// PE
module PE (input [31:0] x, input [31:0] w, input [31:0] acc, output reg [31:0] res, input clk, output reg [31:0] wout);
Size: roughly 6600 cells after synthesis, about 130 flip-flops, about 42000 um2 of cells after synthesis.
clock: 12.0 ns
lec_check: 0
abc_area: 1
cap_margin: 20
core_margin: 2
core_utilization: 72
cts_cluster_diameter: 203
cts_cluster_size: 35
gpl_routability_driven: 0
hold_slack_margin: 0.3
max_routing_layer: met4
place_density_lb_addon: 0.04
setup_slack_margin: 3.16
slew_margin: 20
run.sh (not shown) runs the stock make flow with config.mk's settings and CLKGATE_MAP_FILE=.
The starting point aborted during clock tree synthesis (4_1_cts) with DPL-0038.
Change:
- CORE_UTILIZATION: 72 -> 62
- CTS_CLUSTER_DIAMETER: 203 -> not set
- CTS_CLUSTER_SIZE: 35 -> 100
- GPL_ROUTABILITY_DRIVEN: 0 -> not set
- HOLD_SLACK_MARGIN: 0.3 -> not set
- MAX_ROUTING_LAYER: met4 -> not set
- PLACE_DENSITY_LB_ADDON: 0.04 -> not set
- SETUP_SLACK_MARGIN: 3.16 -> not set
- clock period: 12.0 -> 12.3 ns (I/O delays scaled with it)
Result: With this change the flow failed in global routing (5_1_grt) on GRT-0116. Synthesized cell count is unchanged. Area after synthesis stays the same. Die size rises by about 16%.
Change:
- ABC_AREA: 1 -> not set
- CORE_UTILIZATION: 62 -> 40
- CTS_CLUSTER_SIZE: 100 -> not set
- clock period: 12.3 -> 18.0 ns (I/O delays scaled with it)
=>
- The changed run completed without violations
- synthesized cell count falls by 13%
- area after synthesis rises by 4.3%
- die area rises by 61%
Change:
- ABC_AREA: not set -> 1
- CORE_UTILIZATION: 40 -> 60
- CTS_CLUSTER_SIZE: not set -> 98
- clock period: 18.0 -> 21.5 ns (I/O delays scaled with it)
Worst hold slack is worse by 0.0055 ns.
Synthesized area decreases by 4.1%.
Wire length falls by 19%.
Utilization rose by 18 points.
Count of clock-buffer cells in the layout does not change.
Design area goes down by 12%.
Flip-flop count does not change.
Cell count came out lower by 0.87%.
Non-clock buffer count decreases by 527.
Worst setup slack gets better by 1.1 ns.
Change:
- ABC_AREA: 1 -> not set
- CORE_UTILIZATION: 60 -> 40
- CTS_CLUSTER_SIZE: 98 -> not set
- clock period: 21.5 -> 17.6 ns (I/O delays scaled with it)
The changed run finished with timing, DRC and antenna clean.
Routed wire length came out higher by 23%.
Clock skew fell by 0.022 ns.
Design area came out higher by 16%.
Worst setup slack gets worse by 1.2 ns.

========
run A:
Starting RTL as in the previous note.
clock: 15.5 ns
lec_check: 0
cap_margin: 20
cell_pad_in_sites_global_placement: 0
core_aspect_ratio: 0.59
core_margin: 2
core_utilization: 45
gpl_routability_driven: 1
max_routing_layer: met5
slew_margin: 35
Run A -> stages 100% | layout checks FAIL | negative setup slack
## Diff of input files: run B against run A
- changing CELL_PAD_IN_SITES_GLOBAL_PLACEMENT from 0 to 3
- setting PLACE_DENSITY to 0.64 for the first time
- changing SLEW_MARGIN from 35 to 20
- setting SETUP_SLACK_MARGIN to 1.79 for the first time
- changing GPL_ROUTABILITY_DRIVEN from 1 to 0
- changing CORE_UTILIZATION from 45 to 65
- changing CORE_ASPECT_RATIO from 0.59 to 1.02
Notes after the runs:
Run A and run B ended up with roughly the same synthesized cell count.
Run B against run A: share of synthesized cell area in full adder, half adder and majority cells barely changed; die width went down; floorplan core density went up by 20 points; yosys stat chip area essentially unchanged; vertical die dimension shows an increase of 9.2%.
Status(run B) = ERROR, stage = 3_1_place_gp_skip_io
Comparing the two runs side by side, run B comes out ahead of run A on die footprint.
Against run A, core area in run B came out better.
Edits applied to the flow inputs when going from run B to run C:
- putting CTS_CLUSTER_DIAMETER at 203 where nothing was set
- swapping 65 for 70 in CORE_UTILIZATION
- clearing PLACE_DENSITY, which used to be 0.64
- swapping 1.79 for 3.16 in SETUP_SLACK_MARGIN
- clearing MAX_ROUTING_LAYER, which used to be met5
- clearing CORE_ASPECT_RATIO, which used to be 1.02
- clearing GPL_ROUTABILITY_DRIVEN, which used to be 0
- putting ABC_AREA at 1 where nothing was set
- putting CTS_CLUSTER_SIZE at 35 where nothing was set
- clearing CELL_PAD_IN_SITES_GLOBAL_PLACEMENT, which used to be 3
- swapping 15.5 for 12.0 in the clock period (ns, I/O delays scaled along)
Findings:
- Compared run C vs run B, and chip area is down in run C.
- Status: run C FAILED at 4_1_cts (tool error)
- What run C reported for number of placement rows has to be multiplied by 1.07 to get the figure for run B.
- The final reports for run C and run B show yosys stat chip area lower in the former.
- Re average size of a mapped cell: run C is 16% down on run B.
- Run C ends up with a floorplan die height that is 6.5% lower than in run B.
- Run C gives less area fraction in compound gates after synthesis than run B did.
- Sort run B and run C by post-synthesis simple-gate area fraction desc -> top: run C
- The higher fraction of synthesized cell area in xor and xnor cells came out of run B.
- simple AND/OR/NAND/NOR gates as the main logic family after synthesis was reported by run C, and adder cells by run B.
- Between run B and run C, area after synthesis is lower for run C, run B comes in above that.
- The pre-placement core utilization of run C exceeds that of run B by 4.9 points.
The inputs of run D differ from those of run C as listed below.
- an added TNS_END_PERCENT of 10
- a change of CTS_CLUSTER_SIZE from 35 to 100
- a change of CTS_CLUSTER_DIAMETER from 203 to 374
- a change of CORE_UTILIZATION from 70 to 69
- a change of SETUP_SLACK_MARGIN from 3.16 to 3.22
- an added PLACE_DENSITY of 0.37
- a change of the clock period (ns, I/O delays scaled along) from 12.0 to 13.1
Findings:
- Run D got as far as 5_1_grt, where a tool error ended the run.
- The flow ended early for run C: it failed with a tool error in 4_1_cts.
- Run D vs. run C: total placed instance area went down by 0.0010 mm^2; number of core rows went up 1; synthesized cell count now sits at about the same level.
- Die height, run C and run D: smaller value in run C
Changes in run E relative to run D:
- ABC_AREA removed (was 1)
- CTS_CLUSTER_DIAMETER changed from 374 to 359
- CTS_CLUSTER_SIZE removed (was 100)
- CORE_UTILIZATION changed from 69 to 67
- SETUP_SLACK_MARGIN changed from 3.22 to -1.22
- MAX_ROUTING_LAYER newly set to met4
- TNS_END_PERCENT removed (was 10)
- PLACE_DENSITY removed (was 0.37)
- the clock period (ns, I/O delays scaled along) changed from 13.1 to 15.7
==> results <==
- Complete run, failing final checks: run E, reason negative setup slack.
- On die area: between run E and run D, it ends up lower for run D.
- Between run E and run D, it is run E whose multiplexer fraction of the synthesized cell area is higher, by 3.3 points.
- On adder-cell share of the synthesized area: between run E and run D, it ends up lower for run E.
- On register share after synthesis: run E sits below run D.
- Relative to run D, the average cell area after synthesis measured on run E has increased by more than 10%.
- Changes observed in run E relative to run D: number of cells produced by synthesis fell by about 13%; number of distinct library cell variants in the gate-level netlist after synthesis rose by 59; share of synthesized cell area in and-or and or-and compound cells rose by 12 points.

========
v34:
Starting RTL as in the previous note.
// PE
module PE (input [31:0] x, input [31:0] w, input [31:0] acc, output reg [31:0] res, input clk, output reg [31:0] wout);
==> flow/config.mk <==
export PLATFORM = sky130hd
export DESIGN_NAME = PE
export DESIGN_NICKNAME = PE
export VERILOG_FILES = /design/flow/design.v
export SDC_FILE = /design/flow/constraint.sdc
export NUM_CORES = 4
export LEC_CHECK = 0
export ABC_AREA = 1
export CAP_MARGIN = 20
export CORE_MARGIN = 2
export CORE_UTILIZATION = 72
export CTS_CLUSTER_DIAMETER = 146
export CTS_CLUSTER_SIZE = 100
export SLEW_MARGIN = 20
export TNS_END_PERCENT = 10
==> flow/constraint.sdc <==
create_clock -name core_clock -period 13.1 [get_ports {clk}]
set_input_delay 2.6200 -clock core_clock [delete_from_list [all_inputs] [get_ports {clk}]]
set_output_delay 2.6200 -clock core_clock [all_outputs]
set_load 0.01 [all_outputs]
v34 never completed; the flow aborted with a tool error in clock tree synthesis.
What v14 does differently from v34 at the input level:
Settings: CTS_CLUSTER_DIAMETER no longer set, was 146; SETUP_SLACK_MARGIN now -1.19, previously not set; ABC_AREA no longer set, was 1; TNS_END_PERCENT no longer set, was 10; CORE_UTILIZATION now 58, was 72; CTS_CLUSTER_SIZE no longer set, was 100; the clock period (ns, I/O delays scaled along) now 15.7, was 13.1.
Findings:
- Status v14: flow complete, layout not clean - setup timing
- Status: v34 FAILED at clock tree synthesis (tool error)
- Taking v34 as the reference, in v14 vertical die dimension saw an increase; area after synthesis moved up; xor-xnor portion of the synthesized cell area grew by 2.0 points; synthesized flop and latch total has remained practically unchanged.
- Synthesized cell count (v14 vs. v34) decreases by more than 10%
- On v14: die area is 17000 um2 higher than what v34 gave.
Setup changes, v14 to v54
Settings: CTS_CLUSTER_SIZE: unset -> 98; CTS_CLUSTER_DIAMETER: unset -> 351; CORE_UTILIZATION: 58 -> 72; PLACE_DENSITY: unset -> 0.43; SETUP_SLACK_MARGIN: -1.19 -> unset; ABC_AREA: unset -> 1; the clock period (ns, I/O delays scaled along): 15.7 -> 21.5.
Results
v54 completed every stage of the flow, and the final layout passed the timing, design-rule and antenna checks.
v54 vs. v14: total negative slack for setup checks went up by 21.79 ns.
The non-clock buffer count in v54 was lower than what v14 gave.
v54 ended up with a lower routed wire length than v14 did.
Diff v14 -> v54: cell area after synthesis fell by 1800 um2; number of antenna violations at the first check in global routing fell by 4; net count of the finished layout fell by 136; horizontal die dimension fell by about 12%; synthesized-area fraction occupied by and/or/nand/nor cells rose by 10 points.
Number of diodes sits lower in v54 than in v14.
## Diff of input files: v5 against v54
Settings: setting TNS_END_PERCENT to 10 for the first time; changing CTS_CLUSTER_SIZE from 98 to 100; setting SETUP_SLACK_MARGIN to 3.22 for the first time; changing CORE_UTILIZATION from 72 to 69; changing PLACE_DENSITY from 0.43 to 0.38; changing CTS_CLUSTER_DIAMETER from 351 to 243; changing the clock period (ns, I/O delays scaled along) from 21.5 to 13.1.
## What came out
v54 -> v5: chip area in the Yosys report delta 0, exact match
Seen in the log of v5: GRT-0116 during global routing, after which the run never completed.
v54 finished every stage and its layout cleared the timing, design-rule and antenna checks.
v5 — post-placement cell area 9400 um2 higher, v54 as reference
Taking v54 as the reference, in v5 horizontal die dimension climbed 2.1%; quantity of hold-fixing buffers added after cts was more or less identical; post-CTS setup repair buffer count up 118; global placer's final weighted congestion has increased; post-placement setup slack down 3.07 ns.
Lower die size among v5 and v54: v54
Diff v54..v5 | area after synthesis | negligible
Delta (v5 minus v54): starting utilization of the core area dropped 3.2 points; number of resized instances in the post-cts repair step climbed 422.
> inputs changed (v5 -> v3)
Settings: an added CORE_ASPECT_RATIO of 1.25; a deleted PLACE_DENSITY that had been 0.38; an added PLACE_DENSITY_LB_ADDON of 0.02; a deleted ABC_AREA that had been 1; a change of TNS_END_PERCENT from 10 to 5; an added HOLD_SLACK_MARGIN of -0.08; a change of CTS_CLUSTER_DIAMETER from 243 to 82; a change of SETUP_SLACK_MARGIN from 3.22 to -0.29; a change of CTS_CLUSTER_SIZE from 100 to 98; a change of the clock period (ns, I/O delays scaled along) from 13.1 to 18.0.
==> comparison <==
Completing all stages was not enough for v3: its layout failed the final checks because of setup timing. Die area was higher in the run labelled v3. Synthesized cell count: v3 < v5. Comparing area fraction in full adders, half adders and majority gates for v3 and v5, the smaller number came from v3. Of v3 and v5, the run reporting the higher number of placed cells counting well taps was v5. Diff v3..v5 | number of register bits inferred by synthesis | unchanged. Core utilization at floorplan of v5 is on par with v3. | worst slack after detailed placement | higher: v3 |. v5 -> v3: total half-perimeter wirelength after legalization and detailed placement decreased by a little under 10%.

========
build 27:
PE again, from the RTL that the note above started with.
Settings: LEC_CHECK=0, CAP_MARGIN=20, CELL_PAD_IN_SITES_DETAIL_PLACEMENT=1, CELL_PAD_IN_SITES_GLOBAL_PLACEMENT=3, CORE_MARGIN=10, CORE_UTILIZATION=68, CTS_CLUSTER_DIAMETER=142, CTS_CLUSTER_SIZE=48, MIN_ROUTING_LAYER=met2, SETUP_SLACK_MARGIN=1.98, SLEW_MARGIN=15, TNS_END_PERCENT=55; clock period 19.9 ns.
Status: build 27 FAILED at global placement without I/O (3_1_place_gp_skip_io) (tool error)
The inputs of build 40 differ from those of build 27 as listed below.
==> flow/config.mk <==
export PLATFORM = sky130hd
export DESIGN_NAME = PE
export DESIGN_NICKNAME = PE
export VERILOG_FILES = /design/flow/design.v
export SDC_FILE = /design/flow/constraint.sdc
export NUM_CORES = 4
export LEC_CHECK = 0
export ABC_AREA = 1
export CAP_MARGIN = 20
export CORE_MARGIN = 5
export CORE_UTILIZATION = 37
export CTS_CLUSTER_DIAMETER = 185
export CTS_CLUSTER_SIZE = 66
export MIN_ROUTING_LAYER = met1
export SLEW_MARGIN = 35
export TNS_END_PERCENT = 75
==> flow/constraint.sdc <==
create_clock -name core_clock -period 18.0 [get_ports {clk}]
set_input_delay 3.6000 -clock core_clock [delete_from_list [all_inputs] [get_ports {clk}]]
set_output_delay 3.6000 -clock core_clock [all_outputs]
set_load 0.01 [all_outputs]
==> comparison <==
- Compared with build 27, in build 40 initial core utilization went down, total cell area reported by yosys after synthesis lower.
- Note that the core area recorded for build 27 amounts to 0.56 times the value seen in build 40.
- Looking at synthesized cell area across both flows, build 40 is the stronger of the two, with build 27 trailing.
- Taking build 27 as the reference, in build 40 die width rose by about 27%; die size rose by 45000 um2; site row count rose by 31.
- In build 40 relative to build 27, synthesized cell count had gone up by more than 10%.
- The flow ran to completion for all of build 27 and build 40 but build 27, which stopped partway.
- Build 27 never completed, since it errored out during global placement without I/O (3_1_place_gp_skip_io).
- Share of synthesized cell area in and, or, nand and nor gates in build 40 vs build 27: up 10 points
Input changes introduced in build 98 (baseline for comparison: build 40):
==> flow/config.mk <==
export PLATFORM = sky130hd
export DESIGN_NAME = PE
export DESIGN_NICKNAME = PE
export VERILOG_FILES = /design/flow/design.v
export SDC_FILE = /design/flow/constraint.sdc
export NUM_CORES = 4
export LEC_CHECK = 0
export CAP_MARGIN = 20
export CELL_PAD_IN_SITES_GLOBAL_PLACEMENT = 0
export CORE_ASPECT_RATIO = 1.29
export CORE_MARGIN = 2
export CORE_UTILIZATION = 57
export GPL_ROUTABILITY_DRIVEN = 1
export MAX_ROUTING_LAYER = met5
export SLEW_MARGIN = 35
export TNS_END_PERCENT = 5
==> flow/constraint.sdc <==
create_clock -name core_clock -period 15.5 [get_ports {clk}]
set_input_delay 3.1000 -clock core_clock [delete_from_list [all_inputs] [get_ports {clk}]]
set_output_delay 3.1000 -clock core_clock [all_outputs]
set_load 0.01 [all_outputs]
Results
Total cell area reported by yosys after synthesis ends up higher on build 98. From build 40 to build 98 the numbers moved as follows: worst setup slack now sits lower, non-clock buffer count grew by about 500%. Looking at worst endpoint data arrival time across build 98 and build 40, the one that comes out lower is build 98. A worst setup path endpoint of a1.z_q[29]$_SDFF_PP1_ is what build 40 shows, while a1.z_q[28]$_SDFF_PP1_ belongs to build 98. Summary of build 98 over build 40: post-synthesis share of cell area spent on full adders, half adders and majority gates -1.2 points, number of synthesized flops with an enable pin barely changed. Build 98 vs build 40: count of multi-input combinational gates down. Met3 wire length, build 98 and build 40: lower on build 40. Although it ran to completion, build 98 produced a layout that fails the final checks because of setup timing. Measured against each other, build 98 and build 40 differ in post-synthesis share of cell area spent on and-or and or-and gates, the lower figure coming from build 40.
The following lists how build 6 was set up differently from build 98:
==> flow/config.mk <==
export PLATFORM = sky130hd
export DESIGN_NAME = PE
export DESIGN_NICKNAME = PE
export VERILOG_FILES = /design/flow/design.v
export SDC_FILE = /design/flow/constraint.sdc
export NUM_CORES = 4
export LEC_CHECK = 0
export CAP_MARGIN = 5
export CELL_PAD_IN_SITES_DETAIL_PLACEMENT = 2
export CELL_PAD_IN_SITES_GLOBAL_PLACEMENT = 3
export CORE_ASPECT_RATIO = 0.59
export CORE_MARGIN = 4
export CORE_UTILIZATION = 17
export GPL_ROUTABILITY_DRIVEN = 1
export MAX_ROUTING_LAYER = met5
export SLEW_MARGIN = 35
export TNS_END_PERCENT = 95
==> flow/constraint.sdc <==
create_clock -name core_clock -period 29.2 [get_ports {clk}]
set_input_delay 5.8400 -clock core_clock [delete_from_list [all_inputs] [get_ports {clk}]]
set_output_delay 5.8400 -clock core_clock [all_outputs]
set_load 0.01 [all_outputs]
Notes after the runs:
- When the final numbers for build 6 and build 98 were put side by side, the tap cell instance count turned out to be greater in build 6.
- Compared with build 98, in build 6 global-route wire length before repair went up by 21%; post-route fraction of the period consumed by the critical path has decreased.
- Build 6: no failed stages, no open violations at the end
Edits applied to the flow inputs when going from build 6 to build 58:
-- flow/config.mk --
<<< build 6, line 7
export LEC_CHECK = 0
export CAP_MARGIN = 5
export CELL_PAD_IN_SITES_DETAIL_PLACEMENT = 2
>>> build 58, line 7
export LEC_CHECK = 0
export CAP_MARGIN = 40
export CELL_PAD_IN_SITES_DETAIL_PLACEMENT = 2
<<< build 6, line 14
export GPL_ROUTABILITY_DRIVEN = 1
export MAX_ROUTING_LAYER = met5
export SLEW_MARGIN = 35
export TNS_END_PERCENT = 95
>>> build 58, line 14
export GPL_ROUTABILITY_DRIVEN = 1
export MAX_ROUTING_LAYER = met4
export SLEW_MARGIN = 35
Results
Cell total after placement: lower on build 6
Maximum fanout along the worst path (lower): build 6
o21ai_1 as the slowest cell on the critical path was reported by build 6, and or4_1 by build 58.
Via count grows slightly when moving from build 6 to build 58.
Compared build 6 against build 58; hold slack within noise.
Looking at build 58 and build 6, the share of cell area taken by flip-flops and latches is a wash.
Here is what was changed in the inputs of build 88 compared with build 58.
==> flow/config.mk <==
export PLATFORM = sky130hd
export DESIGN_NAME = PE
export DESIGN_NICKNAME = PE
export VERILOG_FILES = /design/flow/design.v
export SDC_FILE = /design/flow/constraint.sdc
export NUM_CORES = 4
export LEC_CHECK = 0
export CAP_MARGIN = 20
export CORE_MARGIN = 2
export CORE_UTILIZATION = 39
export SLEW_MARGIN = 20
==> flow/constraint.sdc <==
create_clock -name core_clock -period 17.6 [get_ports {clk}]
set_input_delay 3.5200 -clock core_clock [delete_from_list [all_inputs] [get_ports {clk}]]
set_output_delay 3.5200 -clock core_clock [all_outputs]
set_load 0.01 [all_outputs]
Findings:
Measured against each other, build 58 and build 88 differ in met3 layer wire length in the routed design, the higher figure coming from build 58. No run among build 58 and build 88 stopped early or left any final violation; all are clean. Delta (build 88 minus build 58): post-cts gate resize count +1, depth of the most critical reg-to-reg path +about 5%.
